==> inputs of fjord <==
==> flow/design.v <==
module bldc_esc #(parameter DATA_WIDTH = 16,parameter debounce = 3)(
  input clk,              		 
  input reset,            		 
  input pwm_en,						 
  input encoder_a,  				 
  input encoder_b,  				 
  input [DATA_WIDTH-1:0] pwm_period,	 
  input [DATA_WIDTH-1:0] period_reference,	 
  input [DATA_WIDTH-1:0] Kp_ext, 
  input [DATA_WIDTH-1:0] Ki_ext, 
  input [DATA_WIDTH-1:0] Kd_ext, 
  input override_internal_pid,		 
  output reg motor_positive,   		 
  output reg motor_negative 			 
);
  reg motor_pwm;
  reg [DATA_WIDTH-1:0] pwm_counter;
  reg [DATA_WIDTH-1:0] pwm_duty_cycle;
  reg [1:0]encoder_state;
  reg [1:0]prev_encoder_state;
  reg [1:0]pwm_direction;
  reg [DATA_WIDTH-1:0] period_speed ; 
  reg [DATA_WIDTH-1:0] speed_ctr;
  reg [DATA_WIDTH-1:0] Kp ;
  reg [DATA_WIDTH-1:0] Ki ;
  reg [DATA_WIDTH-1:0] Kd ;
  reg signed[DATA_WIDTH-1:0] error;
  reg signed[(DATA_WIDTH)-1:0] integral;
  reg signed[DATA_WIDTH-1:0] derivative;
  reg signed [(DATA_WIDTH)-1:0] pid_output;
  reg signed[DATA_WIDTH-1:0] previous_error;
  reg [2:0] encoder_a_shift_reg;
  reg encoder_a_reg;
  reg [2:0] encoder_b_shift_reg;
  reg encoder_b_reg;
 always @(posedge clk or posedge reset) begin
    if (reset) begin
        integral <= 16'b0;
        pwm_counter <= {DATA_WIDTH{1'b0}};
        encoder_state <= 2'b0;
        prev_encoder_state <= 2'b0;
        pwm_direction<=2'b00;
        motor_positive<=1'b0;
        motor_negative<=1'b0;
        Kp <= 16'd1;
        Ki <= 16'd0;
        Kd <= 16'd0;
        speed_ctr<={DATA_WIDTH{1'b0}};
        previous_error <= {DATA_WIDTH{1'b0}};
        error<=8'b0;
        period_speed <= 16'b0;
        pid_output <= 16'b0;
        derivative <= 16'b0;
        pwm_duty_cycle <= 16'b0;
        motor_pwm <= 1'b0;
        encoder_a_shift_reg <= 3'b0;
        encoder_a_reg <= 1'b0;
        encoder_b_shift_reg <= 3'b0;
        encoder_b_reg <= 1'b0;
    end 
    else begin
        encoder_a_shift_reg <= {encoder_a_shift_reg[debounce-2:0],encoder_a};
        if (encoder_a_shift_reg == {debounce{1'b0}} || encoder_a_shift_reg == {debounce{1'b1}})begin
            encoder_a_reg <= encoder_a_shift_reg[0];
        end
        encoder_b_shift_reg <= {encoder_b_shift_reg[debounce-2:0],encoder_b};
        if (encoder_b_shift_reg == {debounce{1'b0}} || encoder_b_shift_reg == {debounce{1'b1}})begin
            encoder_b_reg <= encoder_b_shift_reg[0];
        end
        pid_output <= Kp * error + Ki * integral + Kd * derivative;	 
        if(pid_output<1) begin			 
			pwm_duty_cycle<=pwm_period;
		end 
		else if (pid_output>pwm_period) begin	 
			pwm_duty_cycle<=1;
		end 
		else begin
			pwm_duty_cycle<= pid_output;	 
		end
        derivative <= error - previous_error;
        if (integral + error > 2047) begin  
            integral <= 2047;  
        end 
        else if (integral + error < -2048) begin
            integral <= -2048; 
        end 
        else begin
            integral <= integral + error;  
        end
        previous_error<=error;
        error <= period_reference - period_speed;
        motor_pwm <= (pwm_counter < pwm_duty_cycle) & pwm_en;  
        if (pwm_counter == pwm_period) begin
            pwm_counter <= 16'd0;
        end
        else begin
            pwm_counter <= pwm_counter + 1;
        end
        encoder_state <= {encoder_a_reg, encoder_b_reg};
        prev_encoder_state <= encoder_state;
        case ({encoder_state, prev_encoder_state})
            4'b0100, 4'b1101,4'b1011: begin 
                pwm_direction<=2'b10;
            end
            4'b1000,4'b1110,4'b0111: begin 
                pwm_direction<=2'b01;
            end
            4'b1100, 4'b0011, 4'b1001,4'b0110: begin 
                pwm_direction<=2'b00;
            end
            default: begin
                pwm_direction<=pwm_direction; 
            end
        endcase
        if(pwm_en==1'b0)begin
            motor_positive<=1'b0;
            motor_negative<=1'b0;
		end 
		else begin
            case(pwm_direction)
                2'b00: begin
      				if(period_reference>32767) begin  
						motor_positive<=1'b0;
						motor_negative<=motor_pwm;
					end
					else begin
						motor_positive<=motor_pwm;
						motor_negative<=1'b0;
					end
                end 
                2'b01:begin
                    motor_positive<=1'b0;
                    motor_negative<=motor_pwm;
                end
                2'b10:begin
                    motor_positive<=motor_pwm;
                    motor_negative<=1'b0;
                end
                default: begin
                    motor_positive <= 1'b0;
                    motor_negative <= 1'b0;
                end
            endcase
        end
		if(override_internal_pid) begin
			Kp<=Kp_ext;
			Ki<=Ki_ext;
			Kd<=Kd_ext;
		end 
		else begin
			Kp<=Kp;
			Ki<=Ki;
			Kd<=Kd;
		end
      if((prev_encoder_state[0]==1'b0 && encoder_a_reg==1'b1) || speed_ctr==16'h00ff) begin
            period_speed<=speed_ctr;
            speed_ctr<={DATA_WIDTH{1'b0}};
        end else begin
            speed_ctr<=speed_ctr+1;
        end
    end
 end
endmodule
==> flow/run.sh <==
#!/bin/bash
# the make line also repeats each setting of config.mk as NAME=value (left out here)
make -C /OpenROAD-flow-scripts/flow DESIGN_CONFIG=/design/flow/config.mk WORK_HOME=/design/flow/orfs CLKGATE_MAP_FILE= finish
==> flow/config.mk <==
export PLATFORM = sky130hd
export DESIGN_NAME = bldc_esc
export DESIGN_NICKNAME = bldc_esc
export VERILOG_FILES = /design/flow/design.v
export SDC_FILE = /design/flow/constraint.sdc
export NUM_CORES = 4
export LEC_CHECK = 0
export CAP_MARGIN = 5
export CORE_MARGIN = 2
export CORE_UTILIZATION = 72
export CTS_CLUSTER_DIAMETER = 62
export CTS_CLUSTER_SIZE = 61
export PLACE_DENSITY = 0.63
export SETUP_SLACK_MARGIN = -0.34
export SLEW_MARGIN = 20
==> flow/constraint.sdc <==
create_clock -name core_clock -period 4.0 [get_ports {clk}]
set_input_delay 0.8000 -clock core_clock [delete_from_list [all_inputs] [get_ports {clk}]]
set_output_delay 0.8000 -clock core_clock [all_outputs]
set_load 0.01 [all_outputs]
==> tundra (differences from fjord) <==
- CAP_MARGIN: 5 -> 20
- CELL_PAD_IN_SITES_DETAIL_PLACEMENT: default -> 2
- CELL_PAD_IN_SITES_GLOBAL_PLACEMENT: default -> 1
- CORE_MARGIN: 2 -> 8
- CORE_UTILIZATION: 72 -> 40
- CTS_CLUSTER_DIAMETER: 62 -> default
- CTS_CLUSTER_SIZE: 61 -> default
- PLACE_DENSITY: 0.63 -> 0.72
- SETUP_SLACK_MARGIN: -0.34 -> default
- TNS_END_PERCENT: default -> 30
==> flow/constraint.sdc (replaced) <==
create_clock -name core_clock -period 8.0 [get_ports {clk}]
set_input_delay 1.6000 -clock core_clock [delete_from_list [all_inputs] [get_ports {clk}]]
set_output_delay 1.6000 -clock core_clock [all_outputs]
set_load 0.01 [all_outputs]
==> flow_summary.json <==
{
  "status": "no timing/DRC/antenna violations",
  "period_used_pct": 94.2,
  "antenna_cells": 0,
  "fp.dieH_microns": 254,
  "final_util_pct": 44.9,
  "worstMarginPinSlew_ns": 0.958,
  "cp_slowest_cell": "dfrtp_1",
  "post_cts_resized": 0,
  "path_buffers": 6,
  "rows": 87
}
The numbers above come from tundra.

==> flow_summary.json <==
{
  "status": "finished with violations",
  "so_faults": "negative setup slack",
  "fp.dieH_microns": 182,
  "post_cts_resized": 94,
  "period_used_pct": 169,
  "final_util_pct": 87.1,
  "cp_slowest_cell": "fa_1",
  "slowest_delay_ns": 0.53,
  "rows": 65,
  "worstMarginPinSlew_ns": 0.932,
  "path_buffers": 7,
  "syn_avg_cell_area_sq_um": 9.62,
  "setup_tns_ns": -27.04,
  "cts_made_buffers": 23,
  "layout_setup_ws_ns": -2.77,
  "setup_viol": 13
}
The numbers above come from fjord.

